==> 07-17 <==
==> flow/design.v <==
module top_level(f1,f2,p,in_1,in_2,out,clk,clk2);
input [7:0]in_1, in_2;
input clk;
input clk2;
input [15:0]p;   
input [15:0]f1,f2;  
output [15:0]out;
wire [15:0]a,b;
wire [15:0]r1,r2,r3,r4,r5;
convert inst_1(.float(a), .int8(in_1), .clk(clk));  
convert inst_2(.float(b), .int8(in_2), .clk(clk));
mult inst_3(.B(f1), .C(r1), .A(a), .clk(clk));   
mult inst_4(.B(f2), .C(r2), .A(b), .clk(clk));
main_adder inst_5 (.AA(r1), .BB(r2),.clk(clk), .R_add(r3)); 
mux inst_6(.in1(r4), .in2(p), .sel(clk2), .out(r5));  
main_adder inst_7 (.AA(r3), .BB(r5),.clk(clk), .R_add(r4));  
assign out=r4;
endmodule
module convert( float, int8,clk);
input clk;
output [15:0] float;
input [7:0] int8;
reg [4:0] exp;
reg [9:0] mantissa;
integer i;
always @(negedge clk)
begin
if(int8 != 8'b0) 
begin
for(i = 0; i < 8; i = i + 1)
    if(int8[i]) 
      exp = i;
      if(exp < 10)
      mantissa = int8 << (10 - exp);
      else
      mantissa = int8;
      exp = exp + 15;
 end
else begin
 mantissa=0;
exp=0;
    end
end
assign float = {1'b0, exp, mantissa};
endmodule
module mult(B,C, A, clk);
input  [15:0]A;
input clk;
input [15:0]B;
output reg    [15:0]C;
wire          [5:0]e;   
wire           [21:0]m;  
wire            [10:0]A_m;     
wire            [10:0]B_m;     
reg           [4:0]C_e;  
wire            C_sign;  
reg           [9:0]C_m;  
assign C_sign=(A[15]^B[15]); 
assign e[5:0]=(A[14:10]+B[14:10]-4'b1111); 
assign A_m[10:0]={1'b1, A[9:0]};
assign B_m[10:0]={1'b1, B[9:0]};
assign m[21:0]=(A_m[10:0])*(B_m[10:0]);   
always@(posedge clk)
begin
if (A==0)   
  begin
  C<=16'b0;
  end
else begin
    if (m[21]==1'b1) 
    begin
    C_m=m[20:11];
    C_e=e[4:0]+m[21];
    C<={C_sign,C_e[4:0],C_m[9:0]};
    end 
    else begin
    C_m=m[19:10];
    C_e=e[4:0]+m[21];
    C<={C_sign,C_e[4:0],C_m[9:0]};
    end
end
end
endmodule
module main_adder (AA, BB,clk, R_add);
input [15:0] AA, BB; 
input clk;             
output  [15:0] R_add;                
wire [14:0]temp_Sum_M_C; 
wire [13:0]temp_Sub_M_C, temp_lza_count_reg;
wire [15:0]temp_L, temp_S;
compare_adder inst_1  (.C_L(temp_L), .C_S(temp_S), .A(AA), .B(BB),.clk(clk));  
shift_adder inst_2    ( temp_sign, temp_Sum_M_C, temp_Sub_M_C, temp_lza_count_reg, temp_L, temp_S,clk);
adder inst_3          (R_add, temp_L, temp_S, temp_sign, temp_Sum_M_C, temp_Sub_M_C, temp_lza_count_reg,clk );
endmodule
module compare_adder (C_L, C_S, A, B,clk);
input [15:0] A, B;
input clk;
output reg[15:0] C_L, C_S;
always@ (posedge clk)
if (A[14:0]>=B[14:0])
 begin
C_L<=A[15:0]; C_S<=B[15:0];
 end
 else begin
C_L<=B[15:0]; C_S<=A[15:0];
 end
endmodule
module shift_adder ( sign, Sum_M_C, Sub_M_C, lza_count_reg,L, S,clk);
input [15:0] L, S;  
input clk;             
output reg sign;                       
reg [13:0] M_C_L, M_C_S;        
reg [13:0]M_C_Lnew, M_C_Snew;   
output  reg[14:0] Sum_M_C;             
output  reg[13:0] Sub_M_C;            
reg [13:0] Sub_M_CS;                     
output reg [13:0] lza_count_reg;                
reg [4:0] count; 
always@ (*)
begin
M_C_L[13:0]={1'b1, L[9:0], 3'b000};                      
M_C_S[13:0]={1'b1, S[9:0], 3'b000};
sign=L[15];                                              
M_C_Snew[13:0]=M_C_S[13:0]>>(L[14:10]-S[14:10]);         
M_C_Lnew[13:0]=M_C_L[13:0];                              
Sum_M_C[14:0]=M_C_Lnew[13:0]+ M_C_Snew[13:0];            
Sub_M_C[13:0]=M_C_Lnew[13:0]- M_C_Snew[13:0];            
begin 
lza_count_reg=14;                                            
for( count=0; count<14; count=count+1 ) 
if( Sub_M_C[ count ] ) 
lza_count_reg=13-count; 
end 
end
endmodule
module adder(R_add, L, S, sign, Sum_M_C, Sub_M_C,lza_count_reg,clk );
input clk;
input [15:0] L, S;               
input sign;                       
input [14:0] Sum_M_C;             
input [13:0] Sub_M_C;            
reg [13:0] Sub_M_CS;                     
input [13:0] lza_count_reg;                
output reg [15:0] R_add;                
always @(posedge clk)
begin
if (L==0 &  S==0)
  begin
  R_add<=16'b0;
  end
  else begin
if (L[15]^S[15]==0)            
 begin
R_add[15]<=sign;                      
R_add[14:10]<=L[14:10]+Sum_M_C[14];   
 if (Sum_M_C[14]==1)
 begin
 R_add[9:0]<=Sum_M_C[13:4];
 end 
 else begin
 R_add[9:0]<=Sum_M_C[12:3];             
 end
 end 
 else begin                         
R_add[15]<=sign;
R_add[14:10]<=L[14:10]-lza_count_reg;
Sub_M_CS[13:0]=(Sub_M_C[13:0]<<lza_count_reg);
R_add[9:0]<=Sub_M_CS[12:3];          
end
end
end
endmodule
module mux(in1, in2, sel, out);  
input [15:0]in1,in2;
input sel;
output reg [15:0]out;
 always @ (*)  
 begin : MUX        
   if (sel == 1'b0) begin
      out = in1;
   end else begin
       out = in2 ;
   end
end
endmodule  
==> flow/run.sh <==
#!/bin/bash
# the make line also repeats each setting of config.mk as NAME=value (left out here)
make -C /OpenROAD-flow-scripts/flow DESIGN_CONFIG=/design/flow/config.mk WORK_HOME=/design/flow/orfs CLKGATE_MAP_FILE= finish
==> flow/config.mk <==
export PLATFORM = sky130hd
export DESIGN_NAME = top_level
export DESIGN_NICKNAME = top_level
export VERILOG_FILES = /design/flow/design.v
export SDC_FILE = /design/flow/constraint.sdc
export NUM_CORES = 4
export LEC_CHECK = 0
export ABC_AREA = 1
export CAP_MARGIN = 20
export CORE_ASPECT_RATIO = 0.5
export CORE_MARGIN = 2
export CORE_UTILIZATION = 72
export CTS_CLUSTER_DIAMETER = 361
export CTS_CLUSTER_SIZE = 32
export MAX_ROUTING_LAYER = met5
export MIN_ROUTING_LAYER = met1
export PLACE_DENSITY = 0.65
export SLEW_MARGIN = 20
==> flow/constraint.sdc <==
create_clock -name core_clock -period 8.46 [get_ports {clk}]
set_input_delay 1.6920 -clock core_clock [delete_from_list [all_inputs] [get_ports {clk}]]
set_output_delay 1.6920 -clock core_clock [all_outputs]
set_load 0.01 [all_outputs]
==> 07-13 (differences from 07-17) <==
==> flow/config.mk (replaced) <==
export PLATFORM = sky130hd
export DESIGN_NAME = top_level
export DESIGN_NICKNAME = top_level
export VERILOG_FILES = /design/flow/design.v
export SDC_FILE = /design/flow/constraint.sdc
export NUM_CORES = 4
export LEC_CHECK = 0
export ABC_AREA = 1
export CAP_MARGIN = 20
export CORE_MARGIN = 2
export CORE_UTILIZATION = 72
export CTS_CLUSTER_DIAMETER = 343
export CTS_CLUSTER_SIZE = 96
export SLEW_MARGIN = 20
export TNS_END_PERCENT = 5
==> flow/constraint.sdc (replaced) <==
create_clock -name core_clock -period 7.4 [get_ports {clk}]
set_input_delay 1.4800 -clock core_clock [delete_from_list [all_inputs] [get_ports {clk}]]
set_output_delay 1.4800 -clock core_clock [all_outputs]
set_load 0.01 [all_outputs]
==> results.txt <==
run metrics: Util after Layout=0.875, buffering overhead=0.112, r2r setup slk=-4.27 ns, first-pass GRT wire length=111000 µm, First DRT Iteration DRCs=4504, postcts setup bufs=29, wire per inst=23.5 µm, initial antenna violation count=7, met2 Use GR=0.806, number of diodes=8, Pre-Place Util=0.733, Final Setup Violations=35, Layout Check Failures=negative setup slack, status=failed layout checks, Final Worst Setup Slack=-4.27 ns, CP Launch Point=inst_1.mantissa[6], setup tns final=-81.48 ns
-- figures above: 07-13

==> results.txt <==
run metrics: status=failed layout checks, Layout Check Failures=negative setup slack, Util after Layout=0.872, initial antenna violation count=2, Pre-Place Util=0.739, postcts setup bufs=34, met2 Use GR=0.740, r2r setup slk=-2.51 ns, first-pass GRT wire length=94100 µm, Final Setup Violations=30, Final Worst Setup Slack=-2.51 ns, buffering overhead=0.0956
-- figures above: 07-17


---

==> wip/tundra: inputs <==
RTL: the design.v shown in full above, as it stands there.
make LEC_CHECK=0 ABC_AREA=1 CAP_MARGIN=20 CORE_ASPECT_RATIO=0.88 CORE_MARGIN=2 CORE_UTILIZATION=72 CTS_CLUSTER_DIAMETER=96 CTS_CLUSTER_SIZE=36 MAX_ROUTING_LAYER=met5 MIN_ROUTING_LAYER=met1 PLACE_DENSITY=0.67 SLEW_MARGIN=20 finish   # period 11.4 ns
run.sh (not shown) runs the stock make flow with config.mk's settings and CLKGATE_MAP_FILE=.
==> wip/fjord: changes against wip/tundra <==
Settings changed: ABC_AREA 1 to not set, CORE_ASPECT_RATIO 0.88 to not set, CORE_UTILIZATION 72 to 40, CTS_CLUSTER_DIAMETER 96 to not set, CTS_CLUSTER_SIZE 36 to not set, MAX_ROUTING_LAYER met5 to not set, MIN_ROUTING_LAYER met1 to not set, PLACE_DENSITY 0.67 to not set.
==> flow/constraint.sdc (replaced) <==
create_clock -name core_clock -period 13.5 [get_ports {clk}]
set_input_delay 2.7000 -clock core_clock [delete_from_list [all_inputs] [get_ports {clk}]]
set_output_delay 2.7000 -clock core_clock [all_outputs]
set_load 0.01 [all_outputs]
==> qor summary <==
|  | wip/fjord | wip/tundra |
|---|---|---|
| Status | finished clean | complete, but fails checks |
| Reasons for failing layout checks | - | setup timing |
| Resized cells post-CTS | 3 | 39 |
| Worst hold path endpoint | inst_5.inst_3.R_add[15] | inst_7.inst_3.R_add[15] |
| Synthesis-to-layout area growth | 11.9% | 13.7% |
| XORs/XNORs by Area | 3.76% | 3.18% |
| Clock latency of the later-clocked register in the worst-skew pair | 0.48 ns | 0.51 ns |
| Stages on the worst setup path | 28 | 33 |
| Worst-Margin Slew | 1.00 ns | 0.965 ns |
| Distinct lib cells used | 110 | 54 |
| GR met2 Demand/Resource | 38.1% | 69.6% |
| Number of clock buffers in the layout | 21 | 18 |
| Largest net degree at the start of global routing | 64 | 55 |
| Average size of a mapped cell | 8.15 um2 | 6.93 um2 |
| Final WL | 56.3 mm | 66.8 mm |
| Nonclk inv count | 343 | 576 |
| Worst r2r src | inst_1.mantissa[6] | inst_1.mantissa[5] |
| Placed cells | 3234 | 3228 |
